Setup of nickel:
## cordic_dds
module cordic_dds # (
   parameter DW = 16,                
   parameter PIPE_DEPTH = 14,        
   parameter limP = 16'h4dba         
)
( 
   sin_o, cos_o, err_o,
   clk, phase_i
);
export LEC_CHECK = 0
export ABC_AREA = 0
export CAP_MARGIN = 20
export CELL_PAD_IN_SITES_GLOBAL_PLACEMENT = 3
export CORE_ASPECT_RATIO = 1.11
export CORE_MARGIN = 8
export CORE_UTILIZATION = 39
export CTS_CLUSTER_DIAMETER = 131
export GPL_TIMING_DRIVEN = 0
export MAX_ROUTING_LAYER = met4
export SETUP_SLACK_MARGIN = 0.58
export SLEW_MARGIN = 20
export TNS_END_PERCENT = 75
create_clock -name core_clock -period 5.0 [get_ports {clk}]
run.sh (not shown) runs the stock make flow with config.mk's settings and CLKGATE_MAP_FILE=.
Input-level comparison between delta and nickel:
- CORE_ASPECT_RATIO no longer set, was 1.11
- GPL_TIMING_DRIVEN no longer set, was 0
- MAX_ROUTING_LAYER no longer set, was met4
- SETUP_SLACK_MARGIN no longer set, was 0.58
- CELL_PAD_IN_SITES_GLOBAL_PLACEMENT no longer set, was 3
- TNS_END_PERCENT no longer set, was 75
- CTS_CLUSTER_DIAMETER no longer set, was 131
- ABC_AREA no longer set, was 0
- CORE_UTILIZATION now 62, was 39
- CORE_MARGIN now 2, was 8
- the clock period (ns, I/O delays scaled along) now 4.0, was 5.0
--- outcome ---
- nickel was carried through to the last stage, and its layout satisfied the timing, DRC and antenna checks.
- delta closes out successfully: all stages finished, all timing, DRC and antenna checks passed.
- Run comparison: nickel launch point of the worst path x[4][4]; delta launch point of the worst path y[4][4]
- Of the two candidates, nickel has the worse top achievable clock speed and delta the better one.
- Comparing design area for nickel and delta, the smaller number came from delta.
- nickel → delta: final worst setup slack decreased by 0.49 ns relative to the old numbers, layout-stage area growth over the synthesis result -1.9 points, cell depth of the worst flop-to-flop path went up 1, post-synthesis share of cell area spent on xor and xnor gates did not really move, met1 track demand over resource in global routing went up by 10 points.
- | register-to-register setup slack | higher: nickel |


The RTL this note starts from:
==> flow/design.v <==
module cordic_dds # (
   parameter DW = 16,                
   parameter PIPE_DEPTH = 14,        
   parameter limP = 16'h4dba         
)
( 
   sin_o, cos_o, err_o,
   clk, phase_i
);
   input             clk;
   input [DW-1:0]    phase_i;        
   output [DW:0]     sin_o, cos_o;   
   output [DW:0]     err_o;          
   reg [DW:0] cos_r, sin_o_r;
   reg [DW:0] x[PIPE_DEPTH:0];
   reg [DW:0] y[PIPE_DEPTH:0];
   reg [DW:0] z[PIPE_DEPTH:0];
   reg [1:0] quadrant [PIPE_DEPTH:0];
   wire [DW:0] atan_rom[PIPE_DEPTH:0];
   assign atan_rom[0] = 8189;
   assign atan_rom[1] = 4834;
   assign atan_rom[2] = 2554;
   assign atan_rom[3] = 1296;
   assign atan_rom[4] = 650;
   assign atan_rom[5] = 325;
   assign atan_rom[6] = 162;
   assign atan_rom[7] = 81;
   assign atan_rom[8] = 40;
   assign atan_rom[9] = 20;
   assign atan_rom[10] = 10;
   assign atan_rom[11] = 5;
   assign atan_rom[12] = 2;
   assign atan_rom[13] = 1;
   assign atan_rom[14] = 0;
   always @ (posedge clk) begin  
      x[0] <= {1'b0, limP};
      y[0] <= 0;
      z[0] <= {3'b0, phase_i[DW-1-2:0]};  
   end
   always @ (posedge clk) begin  
      x[1] <= x[0] - y[0];
      y[1] <= x[0] + y[0];
      z[1] <= z[0] - atan_rom[0];  
   end
   generate
      genvar k;
      for(k=1; k<PIPE_DEPTH; k=k+1) begin
         always @ (posedge clk) begin
            if (z[k][DW]) begin  
               x[k+1] <= x[k] + {{k{y[k][DW]}},y[k][DW:k]};  
               y[k+1] <= y[k] - {{k{x[k][DW]}},x[k][DW:k]};  
               z[k+1] <= z[k] + atan_rom[k];
            end else begin
               x[k+1] <= x[k] - {{k{y[k][DW]}},y[k][DW:k]};
               y[k+1] <= y[k] + {{k{x[k][DW]}},x[k][DW:k]};
               z[k+1] <= z[k] - atan_rom[k];
            end
         end
      end
   endgenerate
   always @ (posedge clk) begin
      quadrant[0] <= phase_i[DW-1:DW-2];
   end
   generate
      genvar j;
      for(j=0; j<PIPE_DEPTH; j=j+1) begin
         always @ (posedge clk) begin
            quadrant[j+1] <= quadrant[j];
         end
      end
   endgenerate
   always @ (posedge clk)
      case(quadrant[PIPE_DEPTH])
         2'b00: begin
            cos_r <= x[PIPE_DEPTH];  
            sin_o_r <= y[PIPE_DEPTH];  
         end
         2'b01: begin
            cos_r <= ~(y[PIPE_DEPTH]) + 1'b1;  
            sin_o_r <= x[PIPE_DEPTH];  
         end
         2'b10: begin
            cos_r <= ~(x[PIPE_DEPTH]) + 1'b1;  
            sin_o_r <= ~(y[PIPE_DEPTH]) + 1'b1;  
         end
         2'b11: begin
            cos_r <= y[PIPE_DEPTH];  
            sin_o_r <= ~(x[PIPE_DEPTH]) + 1'b1;  
         end
      endcase
   assign cos_o = cos_r;
   assign sin_o = sin_o_r;
   assign err_o = z[PIPE_DEPTH];
endmodule
Settings: LEC_CHECK=0, CAP_MARGIN=35, CELL_PAD_IN_SITES_GLOBAL_PLACEMENT=1, CORE_ASPECT_RATIO=1.11, CORE_MARGIN=5, CORE_UTILIZATION=40, MAX_ROUTING_LAYER=met4, MIN_ROUTING_LAYER=met2, SETUP_SLACK_MARGIN=0.53, SLEW_MARGIN=30; clock period 3.65 ns.
The first run finished with timing, DRC and antenna clean.
Next try:
CAP_MARGIN = 20   (was 35)
CELL_PAD_IN_SITES_GLOBAL_PLACEMENT = unset   (was 1)
CORE_ASPECT_RATIO = unset   (was 1.11)
CORE_MARGIN = 2   (was 5)
CORE_UTILIZATION = 65   (was 40)
CTS_CLUSTER_DIAMETER = 31   (was unset)
MIN_ROUTING_LAYER = unset   (was met2)
SETUP_SLACK_MARGIN = 0.77   (was 0.53)
SLEW_MARGIN = 20   (was 30)
clock period = 2.94 ns   (was 3.65 ns; I/O delays follow)
Outcome:
- With this change the flow finished with negative setup slack left
- worst setup slack loses 0.76 ns
- cell count is lower by 2.1%
- die area is lower by 40%
- cell area is higher by 13%
- non-clock buffer count is higher by 321
- global-route usage is higher by 3.2 points
Next try:
ABC_AREA = 1   (was unset)
CAP_MARGIN = 10   (was 20)
CORE_UTILIZATION = 71   (was 65)
CTS_CLUSTER_DIAMETER = 256   (was 31)
MAX_ROUTING_LAYER = unset   (was met4)
SETUP_SLACK_MARGIN = unset   (was 0.77)
clock period = 2.69 ns   (was 2.94 ns; I/O delays follow)
The new run completed without violations; sequential share of layout area went up by 1.1 points; sequential cell count stays the same; fmax climbs by 30%; clock-buffer cell count shrinks by 54; via count rose by 22%.


Starts from the design.v that is shown in full above.
clock: 3.87 ns
lec_check: 0
cap_margin: 20
core_margin: 2
core_utilization: 71
cts_cluster_diameter: 232
cts_cluster_size: 23
gpl_routability_driven: 1
gpl_timing_driven: 1
place_density_lb_addon: 0.26
setup_slack_margin: 0.45
slew_margin: 20
tns_end_percent: 10
The baseline finished with timing, DRC and antenna clean.
Edit:
Settings changed: ABC_AREA from default to 1, CORE_UTILIZATION 71 to 72, CTS_CLUSTER_DIAMETER 232 to default, CTS_CLUSTER_SIZE 23 to 37, GPL_ROUTABILITY_DRIVEN 1 to default, GPL_TIMING_DRIVEN 1 to default, PLACE_DENSITY_LB_ADDON 0.26 to default, SETUP_SLACK_MARGIN 0.45 to default, TNS_END_PERCENT 10 to default.
Clock period 3.87 ns to 2.74 ns, I/O delays scaled along.
The changed run finished with timing, DRC and antenna clean.
Die size goes up by 15%.
Routed wire length goes up by about 46%.
Global-route usage goes up by 7.3 points.
Worst setup slack loses 0.35 ns.
Clock skew goes up by 0.011 ns.
Via count goes up by about 44%.
Hold slack loses 0.0048 ns.
Core utilization goes up by 3.1 points.
Edit:
Settings changed: ABC_AREA 1 to default, CORE_UTILIZATION 72 to 61, CTS_CLUSTER_SIZE 37 to default, SETUP_SLACK_MARGIN from default to 0.98.
Clock period 2.74 ns to 3.69 ns, I/O delays scaled along.
=> Routed wire length decreases by 18%. Setup slack gains 0.40 ns. Critical path depth climbs by 4. Area after synthesis went down by about 15%. Sequential cell count stays the same. Utilization fell by 0.59 points. Clock-buffer cell count increases by 6. Final area goes up by 0.64%. Synthesized cell count drops by 35%. Worst hold slack stays flat. Final cell count shrinks by 26%.
Edit:
Settings changed: CORE_UTILIZATION 61 to 72, CTS_CLUSTER_SIZE from default to 34, SETUP_SLACK_MARGIN 0.98 to default.
Clock period 3.69 ns to 3.09 ns, I/O delays scaled along.
=> The changed run finished with negative setup slack left; synthesized area stays the same; register-to-register slack degrades by 0.63 ns; setup slack degrades by 0.63 ns; critical path depth drops by 2; flip-flop count stays the same.


## run a
Starts from the design.v that is shown in full above.
Settings: LEC_CHECK=0, ABC_AREA=1, CAP_MARGIN=10, CORE_MARGIN=2, CORE_UTILIZATION=72, CTS_CLUSTER_DIAMETER=364, CTS_CLUSTER_SIZE=37, SLEW_MARGIN=20; clock period 2.26 ns.
The flow ended early for run a: it failed with a tool error in global routing (5_1_grt).
The following lists how run b was set up differently from run a:
--- a/flow/config.mk
+++ b/flow/config.mk
@@ -7,8 +7,7 @@
 export LEC_CHECK = 0
 export ABC_AREA = 1
-export CAP_MARGIN = 10
+export CAP_MARGIN = 20
+export CELL_PAD_IN_SITES_GLOBAL_PLACEMENT = 1
 export CORE_MARGIN = 2
-export CORE_UTILIZATION = 72
-export CTS_CLUSTER_DIAMETER = 364
-export CTS_CLUSTER_SIZE = 37
+export CORE_UTILIZATION = 40
 export SLEW_MARGIN = 20
==> flow/constraint.sdc <==
create_clock -name core_clock -period 5.0 [get_ports {clk}]
set_input_delay 1.0000 -clock core_clock [delete_from_list [all_inputs] [get_ports {clk}]]
set_output_delay 1.0000 -clock core_clock [all_outputs]
set_load 0.01 [all_outputs]
[summary]
- Run b went all the way through synthesis, placement and routing and the layout is clean on timing, DRC and antenna.
- Run a has a lower total die size than run b.
- Run b ends up with lower routability congestion estimate than run a does.
- Run b vs run a on post-CTS setup buffer count: run b is the lower one.
- Per the comparison of run b with run a, share of synthesized registers carrying an async set or reset barely changed, number of levels the H-tree was split into climbed 2, count of mapped cells out of synthesis barely changed, summed standard-cell area reported by yosys barely changed.
- When run b is set beside run a, its TritonCTS buffer count turns out to be about 280% larger.
- Going from run a to run b, floorplan row count grows by 35%.
- Re placement-stage cell area: run a was higher than run b.
- Against run a, run b reports a horizontal die size that is higher.


Starts from the design.v that is shown in full above.
clock: 2.31 ns
lec_check: 0
abc_area: 1
cap_margin: 20
core_margin: 2
core_utilization: 72
cts_cluster_diameter: 209
cts_cluster_size: 34
slew_margin: 20
The first run failed in 5_1_grt on GRT-0232.
Then changed:
ABC_AREA = unset   (was 1)
CORE_UTILIZATION = 40   (was 72)
CTS_CLUSTER_DIAMETER = unset   (was 209)
CTS_CLUSTER_SIZE = unset   (was 34)
clock period = 4.0 ns   (was 2.31 ns; I/O delays follow)
Result: Now the flow completed with no timing, DRC or antenna violations; synthesized cell count went down by 35%; area after synthesis went down by 15%; die area went up by 53%.
Then changed:
ABC_AREA = 1   (was unset)
CAP_MARGIN = 10   (was 20)
CORE_UTILIZATION = 71   (was 40)
CTS_CLUSTER_DIAMETER = 256   (was unset)
CTS_CLUSTER_SIZE = 22   (was unset)
SETUP_SLACK_MARGIN = 0.68   (was unset)
clock period = 2.69 ns   (was 4.0 ns; I/O delays follow)
=> This time the run aborted during 5_1_grt; die area drops by a quarter to a third; synthesized area climbs by about a fifth; synthesized cell count climbs by well over a third.
Then changed:
CAP_MARGIN = 20   (was 10)
CORE_UTILIZATION = 72   (was 71)
CTS_CLUSTER_DIAMETER = unset   (was 256)
CTS_CLUSTER_SIZE = 37   (was 22)
PLACE_DENSITY_LB_ADDON = 0.04   (was unset)
SETUP_SLACK_MARGIN = 0.65   (was 0.68)
clock period = 2.23 ns   (was 2.69 ns; I/O delays follow)
The new run stopped in 5_1_grt, error DPL-0038. Die size fell slightly. Synthesized area stays the same. Synthesized cell count stays the same.
Then changed:
ABC_AREA = unset   (was 1)
CORE_MARGIN = 5   (was 2)
CORE_UTILIZATION = 40   (was 72)
CTS_CLUSTER_SIZE = unset   (was 37)
MAX_ROUTING_LAYER = met4   (was unset)
MIN_ROUTING_LAYER = met2   (was unset)
PLACE_DENSITY_LB_ADDON = unset   (was 0.04)
SETUP_SLACK_MARGIN = unset   (was 0.65)
clock period = 5.0 ns   (was 2.23 ns; I/O delays follow)
Effect:
- This time the run completed without violations
- area after synthesis went down by about a fifth
- die area went up by well over a third
- synthesized cell count went down by a quarter to a third
Then changed:
ABC_AREA = 0   (was unset)
CAP_MARGIN = 25   (was 20)
CELL_PAD_IN_SITES_GLOBAL_PLACEMENT = 1   (was unset)
CORE_MARGIN = 2   (was 5)
CORE_UTILIZATION = 39   (was 40)
CTS_CLUSTER_DIAMETER = 217   (was unset)
HOLD_SLACK_MARGIN = 0.16   (was unset)
MAX_ROUTING_LAYER = unset   (was met4)
MIN_ROUTING_LAYER = unset   (was met2)
Outcome:
- The new run ran to the end with no violations
- critical path depth grows by 1
- non-clock buffer count is unchanged
- cell count grows by 1.3%


RTL: the design.v shown in full above, as it stands there.
make LEC_CHECK=0 ABC_AREA=0 CAP_MARGIN=20 CELL_PAD_IN_SITES_GLOBAL_PLACEMENT=3 CORE_MARGIN=8 CORE_UTILIZATION=39 CTS_CLUSTER_DIAMETER=217 GPL_TIMING_DRIVEN=0 MAX_ROUTING_LAYER=met4 SETUP_SLACK_MARGIN=0.58 SLEW_MARGIN=20 TNS_END_PERCENT=75 finish   # period 5.0 ns
The starting point completed without violations.
Rerun with:
==> flow/config.mk (replaced) <==
export PLATFORM = sky130hd
export DESIGN_NAME = cordic_dds
export DESIGN_NICKNAME = cordic_dds
export VERILOG_FILES = /design/flow/design.v
export SDC_FILE = /design/flow/constraint.sdc
export NUM_CORES = 4
export LEC_CHECK = 0
export CAP_MARGIN = 20
export CORE_MARGIN = 2
export CORE_UTILIZATION = 40
export SLEW_MARGIN = 20
==> flow/constraint.sdc (replaced) <==
create_clock -name core_clock -period 2.67 [get_ports {clk}]
set_input_delay 0.5340 -clock core_clock [delete_from_list [all_inputs] [get_ports {clk}]]
set_output_delay 0.5340 -clock core_clock [all_outputs]
set_load 0.01 [all_outputs]
Result:
- With this change the flow ran to the end with violations: setup timing
- cell area climbs by a quarter to a third
- die size drops by roughly a tenth
- hold slack degrades by 25 ps
- utilization climbs by 13 points
- first-iteration DRC count drops by a few percent
- setup slack degrades by 1300 ps
- register-to-register slack degrades by 1300 ps
Rerun with:
--- a/flow/config.mk
+++ b/flow/config.mk
@@ -7,5 +7,8 @@
 export LEC_CHECK = 0
-export CAP_MARGIN = 20
+export ABC_AREA = 1
+export CAP_MARGIN = 5
 export CORE_MARGIN = 2
-export CORE_UTILIZATION = 40
+export CORE_UTILIZATION = 72
+export CTS_CLUSTER_DIAMETER = 226
+export CTS_CLUSTER_SIZE = 37
 export SLEW_MARGIN = 20
==> flow/constraint.sdc (replaced) <==
create_clock -name core_clock -period 2.26 [get_ports {clk}]
set_input_delay 0.4520 -clock core_clock [delete_from_list [all_inputs] [get_ports {clk}]]
set_output_delay 0.4520 -clock core_clock [all_outputs]
set_load 0.01 [all_outputs]
What happened: This time the run did not get past global routing, error GRT-0232. Die area fell by 34%. Area after synthesis rose by 17%. Synthesized cell count rose by 54%.


Setup of v6:
// cordic_dds: RTL as listed in full above, without the edits since
==> flow/config.mk <==
export PLATFORM = sky130hd
export DESIGN_NAME = cordic_dds
export DESIGN_NICKNAME = cordic_dds
export VERILOG_FILES = /design/flow/design.v
export SDC_FILE = /design/flow/constraint.sdc
export NUM_CORES = 4
export LEC_CHECK = 0
export CAP_MARGIN = 35
export CELL_PAD_IN_SITES_GLOBAL_PLACEMENT = 1
export CORE_ASPECT_RATIO = 1.11
export CORE_MARGIN = 5
export CORE_UTILIZATION = 40
export GPL_ROUTABILITY_DRIVEN = 0
export HOLD_SLACK_MARGIN = 0.22
export MAX_ROUTING_LAYER = met4
export MIN_ROUTING_LAYER = met2
export PLACE_DENSITY_LB_ADDON = 0.21
export SETUP_SLACK_MARGIN = 0.53
export SLEW_MARGIN = 30
==> flow/constraint.sdc <==
create_clock -name core_clock -period 3.65 [get_ports {clk}]
set_input_delay 0.7300 -clock core_clock [delete_from_list [all_inputs] [get_ports {clk}]]
set_output_delay 0.7300 -clock core_clock [all_outputs]
set_load 0.01 [all_outputs]
In v6 the implementation completed, yet the final layout does not meet the checks, the culprit being design-rule violations.
### v6 -> v7
# v6
export LEC_CHECK = 0
export CAP_MARGIN = 35
export CELL_PAD_IN_SITES_GLOBAL_PLACEMENT = 1
export CORE_ASPECT_RATIO = 1.11
export CORE_MARGIN = 5
export CORE_UTILIZATION = 40
export GPL_ROUTABILITY_DRIVEN = 0
export HOLD_SLACK_MARGIN = 0.22
export MAX_ROUTING_LAYER = met4
export MIN_ROUTING_LAYER = met2
export PLACE_DENSITY_LB_ADDON = 0.21
export SETUP_SLACK_MARGIN = 0.53
export SLEW_MARGIN = 30
create_clock -name core_clock -period 3.65 [get_ports {clk}]
# v7
export LEC_CHECK = 0
export ABC_AREA = 1
export CAP_MARGIN = 20
export CELL_PAD_IN_SITES_GLOBAL_PLACEMENT = 1
export CORE_MARGIN = 5
export CORE_UTILIZATION = 35
export CTS_CLUSTER_SIZE = 53
export MAX_ROUTING_LAYER = met5
export MIN_ROUTING_LAYER = met2
export PLACE_DENSITY_LB_ADDON = 0.12
export SETUP_SLACK_MARGIN = -0.02
export SLEW_MARGIN = 40
create_clock -name core_clock -period 3.28 [get_ports {clk}]
Results
No stage failed in v7, and the final checks on the layout all came back clean. Final worst-path cycle share: v7 vs v6 down 1.4 points. The critical path startpoint comes out y[10][10] in one run and y[9][14] in the other, namely in v7 and v6 respectively. From v6 to v7 the numbers moved as follows: depth of the worst register-to-register path now larger, final setup TNS comparable. Route | v7 vs v6 | wire longer in v7.
